## SCDDataPath
module SCDDataPath(ALUout, instr, reset, clk);
output[31:0] ALUout;
input clk, reset;
input[31:0] instr;
wire[31:0] ReadMemData,in1,in2,aluresult,signextended,instruction, ReadData1, ReadData2, WriteData;
wire RegDst, ALUSrc, MemtoReg, RegWrite, MemRead, MemWrite, Branch, ALUOp0, ALUOp1, ALUOp2;
wire o0, o1, o2, carryout;
wire[4:0] WriteReg;
assign instruction = instr;
ANDarray control_unit(RegDst,ALUSrc, MemtoReg, RegWrite, MemRead, MemWrite,Branch,ALUOp0,ALUOp1,instruction[31:26]);
assign WriteReg = (RegDst==1)? instruction[15:11] : instruction[20:16];
RegFile32 register_file(clk,reset,instruction[25:21],instruction[20:16],WriteData,WriteReg,RegWrite,ReadData1,ReadData2);
sign_extender sign_extend(signextended, instruction[15:0]);
bit32_2to1mux alu_src_mux(in2,ALUSrc,ReadData2,signextended);
alu_control alu_con_instancce(o0,o1,o2,instruction[5:0], ALUOp1, ALUOp0);
ALU alu_instance(ReadData1,in2,o2,o2,{o1,o0},ALUout,carryout);
data_memory data_mem_instance(clk,ALUout[4:0],ReadData2,MemWrite,ReadMemData);
bit32_2to1mux data_mem_mux(WriteData,MemtoReg,ALUout,ReadMemData);
endmodule
Settings: LEC_CHECK=0, CAP_MARGIN=20, CORE_MARGIN=2, CORE_UTILIZATION=70, CTS_CLUSTER_SIZE=32, PLACE_DENSITY_LB_ADDON=0.0, SETUP_SLACK_MARGIN=1.72, SLEW_MARGIN=20; clock period 5.83 ns.
run.sh (not shown) runs the stock make flow with config.mk's settings and CLKGATE_MAP_FILE=.
The baseline finished but failed the layout checks on negative setup slack.
==> next run, changes <==
ABC_AREA = 1   (was unset)
CORE_ASPECT_RATIO = 1.11   (was unset)
CORE_MARGIN = 7   (was 2)
CORE_UTILIZATION = 40   (was 70)
CTS_CLUSTER_SIZE = unset   (was 32)
GPL_ROUTABILITY_DRIVEN = 0   (was unset)
GPL_TIMING_DRIVEN = 0   (was unset)
HOLD_SLACK_MARGIN = 0.22   (was unset)
MAX_ROUTING_LAYER = met5   (was unset)
MIN_ROUTING_LAYER = met1   (was unset)
PLACE_DENSITY_LB_ADDON = 0.25   (was 0.0)
SETUP_SLACK_MARGIN = 2.69   (was 1.72)
SLEW_MARGIN = 10   (was 20)
TNS_END_PERCENT = 85   (was unset)
clock period = 10.5 ns   (was 5.83 ns; I/O delays follow)
Result: The new run aborted during global routing (5_1_grt), error GRT-0116; die area goes up by well over a third; area after synthesis went up by a few percent; synthesized cell count is higher by well over a third.
==> next run, changes <==
ABC_AREA = unset   (was 1)
CORE_ASPECT_RATIO = unset   (was 1.11)
CORE_MARGIN = 2   (was 7)
CORE_UTILIZATION = 72   (was 40)
CTS_CLUSTER_SIZE = 57   (was unset)
GPL_ROUTABILITY_DRIVEN = unset   (was 0)
GPL_TIMING_DRIVEN = unset   (was 0)
HOLD_SLACK_MARGIN = unset   (was 0.22)
MAX_ROUTING_LAYER = unset   (was met5)
MIN_ROUTING_LAYER = unset   (was met1)
PLACE_DENSITY_LB_ADDON = 0.0   (was 0.25)
SETUP_SLACK_MARGIN = 1.78   (was 2.69)
SLEW_MARGIN = 20   (was 10)
TNS_END_PERCENT = unset   (was 85)
clock period = 6.25 ns   (was 10.5 ns; I/O delays follow)
What happened: Now the flow finished with negative setup slack left. Synthesized cell count came out lower by 48%. Die size came out lower by 48%. Synthesized area came out lower by 4.2%.
==> next run, changes <==
CORE_UTILIZATION = 40   (was 72)
CTS_CLUSTER_SIZE = unset   (was 57)
MAX_ROUTING_LAYER = met4   (was unset)
MIN_ROUTING_LAYER = met2   (was unset)
PLACE_DENSITY_LB_ADDON = 0.25   (was 0.0)
SETUP_SLACK_MARGIN = unset   (was 1.78)
clock period = 10.5 ns   (was 6.25 ns; I/O delays follow)
Effect: The changed run passed the timing, design-rule and antenna checks. Via count goes up by 21%. Final cell count grows by 8.0%. Flip-flop count does not change. Sequential share of layout area came out higher by 3.1 points. Sequential power goes down by 40%. Setup slack improves by 1.3 ns. Power drops by 39%. Wire length is higher by 4.9%. First-iteration DRC count climbs by 73%.

---

## the reference run
SCDDataPath again, from the RTL that the note above started with.
make LEC_CHECK=0 CAP_MARGIN=20 CORE_MARGIN=2 CORE_UTILIZATION=72 CTS_CLUSTER_SIZE=57 PLACE_DENSITY_LB_ADDON=0.0 SETUP_SLACK_MARGIN=-0.48 SLEW_MARGIN=20 finish   # period 6.25 ns
Although it ran to completion, the reference run produced a layout that fails the final checks because of setup timing.
The following lists how the trial run was set up differently from the reference run:
# the reference run
export LEC_CHECK = 0
export CAP_MARGIN = 20
export CORE_MARGIN = 2
export CORE_UTILIZATION = 72
export CTS_CLUSTER_SIZE = 57
export PLACE_DENSITY_LB_ADDON = 0.0
export SETUP_SLACK_MARGIN = -0.48
export SLEW_MARGIN = 20
create_clock -name core_clock -period 6.25 [get_ports {clk}]
# the trial run
export LEC_CHECK = 0
export CAP_MARGIN = 20
export CORE_MARGIN = 2
export CORE_UTILIZATION = 40
export SLEW_MARGIN = 20
create_clock -name core_clock -period 10.3 [get_ports {clk}]
==> comparison <==
Per the final summary, the trial run finished and its layout is clean on timing, DRC and antenna.
| number of DRC markers in iteration 0 | the trial run vs the reference run | better |
On arrival time of data at the critical path endpoint: between the trial run and the reference run, it ends up higher for the trial run.
Status: yosys-reported design area after synthesis parity (the reference run, the trial run)
When the trial run is measured against the reference run, its power consumed by the clock network turns out 38% lower.
Delta (the trial run minus the reference run): critical-path maximum fanout increased by 13 relative to the old numbers; met2 capacity usage during global routing decreased by 29 points relative to the old numbers; count of plain and timing-repair buffers in the layout decreased by 783 relative to the old numbers.
The trial run: die size higher than the reference run
In the flow results for the trial run and the reference run, the sequential share of layout area is smaller on the reference run.
The trial run ended up with a2111oi_0 as its critical-path cell with the highest stage delay; the reference run ended up with mux4_2.
Depth of the critical timing path with buffers and inverters included (higher): the trial run

---

Starting RTL as in the previous note.
Design SCDDataPath, start of the top module:
module SCDDataPath(ALUout, instr, reset, clk);
output[31:0] ALUout;
input clk, reset;
input[31:0] instr;
wire[31:0] ReadMemData,in1,in2,aluresult,signextended,instruction, ReadData1, ReadData2, WriteData;
wire RegDst, ALUSrc, MemtoReg, RegWrite, MemRead, MemWrite, Branch, ALUOp0, ALUOp1, ALUOp2;
wire o0, o1, o2, carryout;
wire[4:0] WriteReg;
assign instruction = instr;
ANDarray control_unit(RegDst,ALUSrc, MemtoReg, RegWrite, MemRead, MemWrite,Branch,ALUOp0,ALUOp1,instruction[31:26]);
assign WriteReg = (RegDst==1)? instruction[15:11] : instruction[20:16];
RegFile32 register_file(clk,reset,instruction[25:21],instruction[20:16],WriteData,WriteReg,RegWrite,ReadData1,ReadData2);
sign_extender sign_extend(signextended, instruction[15:0]);
bit32_2to1mux alu_src_mux(in2,ALUSrc,ReadData2,signextended);
alu_control alu_con_instancce(o0,o1,o2,instruction[5:0], ALUOp1, ALUOp0);
ALU alu_instance(ReadData1,in2,o2,o2,{o1,o0},ALUout,carryout);
data_memory data_mem_instance(clk,ALUout[4:0],ReadData2,MemWrite,ReadMemData);
bit32_2to1mux data_mem_mux(WriteData,MemtoReg,ALUout,ReadMemData);
endmodule
make LEC_CHECK=0 CAP_MARGIN=20 CORE_MARGIN=2 CORE_UTILIZATION=72 CTS_CLUSTER_SIZE=72 PLACE_DENSITY_LB_ADDON=0.0 SETUP_SLACK_MARGIN=2.08 SLEW_MARGIN=20 finish   # period 6.98 ns
The starting point produced a layout that fails on setup timing.
Change:
- ABC_AREA: not set -> 1
- CELL_PAD_IN_SITES_DETAIL_PLACEMENT: not set -> 2
- CELL_PAD_IN_SITES_GLOBAL_PLACEMENT: not set -> 1
- CORE_ASPECT_RATIO: not set -> 1.23
- CORE_MARGIN: 2 -> 8
- CORE_UTILIZATION: 72 -> 54
- CTS_CLUSTER_SIZE: 72 -> not set
- GPL_ROUTABILITY_DRIVEN: not set -> 1
- GPL_TIMING_DRIVEN: not set -> 1
- HOLD_SLACK_MARGIN: not set -> 0.07
- MAX_ROUTING_LAYER: not set -> met4
- MIN_ROUTING_LAYER: not set -> met2
- PLACE_DENSITY: not set -> 0.51
- PLACE_DENSITY_LB_ADDON: 0.0 -> not set
- SETUP_SLACK_MARGIN: 2.08 -> not set
- SLEW_MARGIN: 20 -> 35
- TNS_END_PERCENT: not set -> 85
- clock period: 6.98 -> 14.9 ns (I/O delays scaled with it)
Now the flow never finished: it broke off in 3_5_place_dp (DPL-0033); die size climbs by 46%; synthesized cell count rose by about 90%; synthesized area goes up by about 4.4%.
Change:
- ABC_AREA: 1 -> not set
- CELL_PAD_IN_SITES_DETAIL_PLACEMENT: 2 -> not set
- CELL_PAD_IN_SITES_GLOBAL_PLACEMENT: 1 -> not set
- CORE_ASPECT_RATIO: 1.23 -> not set
- CORE_MARGIN: 8 -> 2
- CORE_UTILIZATION: 54 -> 72
- CTS_CLUSTER_SIZE: not set -> 31
- GPL_ROUTABILITY_DRIVEN: 1 -> not set
- GPL_TIMING_DRIVEN: 1 -> not set
- HOLD_SLACK_MARGIN: 0.07 -> not set
- MAX_ROUTING_LAYER: met4 -> not set
- MIN_ROUTING_LAYER: met2 -> not set
- PLACE_DENSITY: 0.51 -> not set
- PLACE_DENSITY_LB_ADDON: not set -> 0.0
- SETUP_SLACK_MARGIN: not set -> -0.58
- SLEW_MARGIN: 35 -> 20
- TNS_END_PERCENT: 85 -> not set
- clock period: 14.9 -> 8.4 ns (I/O delays scaled with it)
=>
- The new run finished with setup timing left
- synthesized cell count drops by well over a third
- die area drops by a quarter to a third
- synthesized area drops by a few percent
Power is estimated from default activity; no workload was simulated.
